==> flow/design.v <==
`default_nettype none
module organ_tone (
    input  logic        clk,
    input  logic        rst,
    input  logic [3:0]  SW,
    output logic        tone,
    output logic [15:0] lcd_freq
);
logic newclock;  
logic reset;  
logic [31:0]d;  
logic [31:0]desiredfreq;  
logic [23:0] LcdDisplay;  
logic [31:0] ScopeInfoB;  
getdesiredfreq getfreq (.clk(clk), .SW(SW[3:1]),.desiredfreq(desiredfreq),
.LcdDisplay(LcdDisplay),.LcdinfoDisplay(lcd_freq),.ScopeInfoB(ScopeInfoB));
counter counter1(.clk(clk), .reset(reset | rst), .Q(d));
clockdiv clockdiv1(.d(d),.desiredfreq(desiredfreq),.clk(clk),.rst(rst),.reset(reset),.newclock(newclock));
mux2 mux (.a(newclock), .b(1'b0),.sel(SW[0]),.out(tone));
endmodule
module counter(input logic clk, input logic reset, output logic [31:0] Q);
always_ff @ (posedge (clk))
begin 
	if (reset)
		begin
		Q<=32'b1;
		end
	else
		Q<=Q+32'b1;
end
endmodule
module clockdiv (input logic [31:0] d,input logic [31:0] desiredfreq,input logic clk, input logic rst, output logic reset, output logic newclock);
always_ff @ (posedge (clk))
begin
	if (rst)
		begin
		newclock<=1'b0;
		reset<=1'b0;
		end
	else if (d==((32'd25000000/(desiredfreq))-32'd1))
		begin
		newclock<=1'b1;
		end
	else if (d>=((32'd50000000/(desiredfreq))-32'b1))
		begin
		newclock<=1'b0;
		reset<=1'b1;
		end
	else
		begin
		newclock<= newclock;
		reset<=1'b0;
		end
end
endmodule
module getdesiredfreq (
input logic clk, 
input logic [2:0] SW,
output logic [31:0] desiredfreq, 
output logic [23:0] LcdDisplay,
output logic [15:0] LcdinfoDisplay,
output logic [31:0] ScopeInfoB);
parameter character_0 =8'h30;
parameter character_1 =8'h31;
parameter character_2 =8'h32;
parameter character_3 =8'h33;
parameter character_4 =8'h34;
parameter character_5 =8'h35;
parameter character_6 =8'h36;
parameter character_7 =8'h37;
parameter character_8 =8'h38;
parameter character_9 =8'h39;
parameter character_A =8'h41;
parameter character_B =8'h42;
parameter character_C =8'h43;
parameter character_D =8'h44;
parameter character_E =8'h45;
parameter character_F =8'h46;
parameter character_G =8'h47;
parameter character_H =8'h48;
parameter character_I =8'h49;
parameter character_J =8'h4A;
parameter character_K =8'h4B;
parameter character_L =8'h4C;
parameter character_M =8'h4D;
parameter character_N =8'h4E;
parameter character_O =8'h4F;
parameter character_P =8'h50;
parameter character_Q =8'h51;
parameter character_R =8'h52;
parameter character_S =8'h53;
parameter character_T =8'h54;
parameter character_U =8'h55;
parameter character_V =8'h56;
parameter character_W =8'h57;
parameter character_X =8'h58;
parameter character_Y =8'h59;
parameter character_Z =8'h5A;
parameter character_lowercase_a= 8'h61;
parameter character_lowercase_b= 8'h62;
parameter character_lowercase_c= 8'h63;
parameter character_lowercase_d= 8'h64;
parameter character_lowercase_e= 8'h65;
parameter character_lowercase_f= 8'h66;
parameter character_lowercase_g= 8'h67;
parameter character_lowercase_h= 8'h68;
parameter character_lowercase_i= 8'h69;
parameter character_lowercase_j= 8'h6A;
parameter character_lowercase_k= 8'h6B;
parameter character_lowercase_l= 8'h6C;
parameter character_lowercase_m= 8'h6D;
parameter character_lowercase_n= 8'h6E;
parameter character_lowercase_o= 8'h6F;
parameter character_lowercase_p= 8'h70;
parameter character_lowercase_q= 8'h71;
parameter character_lowercase_r= 8'h72;
parameter character_lowercase_s= 8'h73;
parameter character_lowercase_t= 8'h74;
parameter character_lowercase_u= 8'h75;
parameter character_lowercase_v= 8'h76;
parameter character_lowercase_w= 8'h77;
parameter character_lowercase_x= 8'h78;
parameter character_lowercase_y= 8'h79;
parameter character_lowercase_z= 8'h7A;
parameter character_colon = 8'h3A;           
parameter character_stop = 8'h2E;            
parameter character_semi_colon = 8'h3B;    
parameter character_minus = 8'h2D;          
parameter character_divide = 8'h2F;          
parameter character_plus = 8'h2B;           
parameter character_comma = 8'h2C;           
parameter character_less_than = 8'h3C;     
parameter character_greater_than = 8'h3E;  
parameter character_equals = 8'h3D;          
parameter character_question = 8'h3F;       
parameter character_dollar = 8'h24;          
parameter character_space=8'h20;            
parameter character_exclaim=8'h21;           
always_comb
	case(SW[2:0])
	3'b000: 
		begin
		desiredfreq=32'd523; 
		LcdDisplay={character_D,character_O,character_space}; 
		LcdinfoDisplay=16'h0523;
		ScopeInfoB={character_S,character_0,character_0,character_0};
		end
	3'b001: 
		begin 
		desiredfreq=32'd587; 
		LcdDisplay={character_R,character_E,character_space}; 
		LcdinfoDisplay=16'h0587;
		ScopeInfoB={character_S,character_0,character_0,character_1};
		end
	3'b010: 
		begin 
		desiredfreq=32'd659; 
		LcdDisplay={character_M, character_E,character_space}; 
		LcdinfoDisplay=16'h0659;
		ScopeInfoB={character_S,character_0,character_1,character_0};
		end
	3'b011: 
		begin 
		desiredfreq=32'd698; 
		LcdDisplay={character_F, character_A,character_space}; 
		LcdinfoDisplay=16'h0698;
		ScopeInfoB={character_S,character_0,character_1,character_1};
		end
	3'b100: 
		begin 
		desiredfreq=32'd783; 
		LcdDisplay={character_S, character_O,character_space}; 
		LcdinfoDisplay=16'h0783;
		ScopeInfoB={character_S,character_1,character_0,character_0};
		end
	3'b101: 
		begin 
		desiredfreq=32'd880; 
		LcdDisplay={character_L, character_A,character_space}; 
		LcdinfoDisplay=16'h0880;
		ScopeInfoB={character_S,character_1,character_0,character_1};
		end
	3'b110: 
		begin 
		desiredfreq=32'd987; 
		LcdDisplay={character_T, character_I,character_space};
		LcdinfoDisplay=16'h0987;
		ScopeInfoB={character_S,character_1,character_1,character_0};
		end
	3'b111: 
		begin 
		desiredfreq=32'd1046; 
		LcdDisplay={character_D, character_O, character_2};
		LcdinfoDisplay=16'h1046;
		ScopeInfoB={character_S,character_1,character_1,character_1};
		end
	default:
		begin 
		desiredfreq=32'd1000; 
		LcdDisplay={character_N, character_O,character_space};		
		LcdinfoDisplay=16'h1000;
		ScopeInfoB={character_S,character_lowercase_z,character_lowercase_z,character_lowercase_z};
		end 
	endcase
endmodule
module mux2 (input logic a, input logic b, input logic sel, output logic out);
assign out=sel?a:b;
endmodule
Settings: LEC_CHECK=0, ABC_AREA=1, CAP_MARGIN=40, CORE_ASPECT_RATIO=1.6, CORE_MARGIN=4, CORE_UTILIZATION=32, GPL_ROUTABILITY_DRIVEN=1, MIN_ROUTING_LAYER=met1, SETUP_SLACK_MARGIN=5.0, SLEW_MARGIN=35, TNS_END_PERCENT=20; clock period 100.0 ns.
run.sh (not shown) runs the stock make flow with config.mk's settings and CLKGATE_MAP_FILE=.
The baseline ran to the end with no violations.
Edit:
ABC_AREA = not set   (was 1)
CAP_MARGIN = 20   (was 40)
CORE_ASPECT_RATIO = not set   (was 1.6)
CORE_MARGIN = 2   (was 4)
CORE_UTILIZATION = 40   (was 32)
GPL_ROUTABILITY_DRIVEN = not set   (was 1)
MIN_ROUTING_LAYER = not set   (was met1)
SETUP_SLACK_MARGIN = not set   (was 5.0)
SLEW_MARGIN = 20   (was 35)
TNS_END_PERCENT = not set   (was 20)
- clock skew came out lower by 0.0036 ns
- die size came out lower by a quarter to a third
- register-to-register slack improves by 0.52 ns
- cell count went down by a quarter to a third
- non-clock buffer count climbs by 46
Edit:
ABC_AREA = 1   (was not set)
CAP_MARGIN = 40   (was 20)
CORE_MARGIN = 4   (was 2)
CORE_UTILIZATION = 32   (was 40)
GPL_ROUTABILITY_DRIVEN = 0   (was not set)
MIN_ROUTING_LAYER = met1   (was not set)
SLEW_MARGIN = 35   (was 20)
TNS_END_PERCENT = 20   (was not set)
What happened: Setup slack improved by 12 ns; synthesized cell count increases by about 32%; wire length decreases by 1.5%; non-clock buffer count decreases by 67.
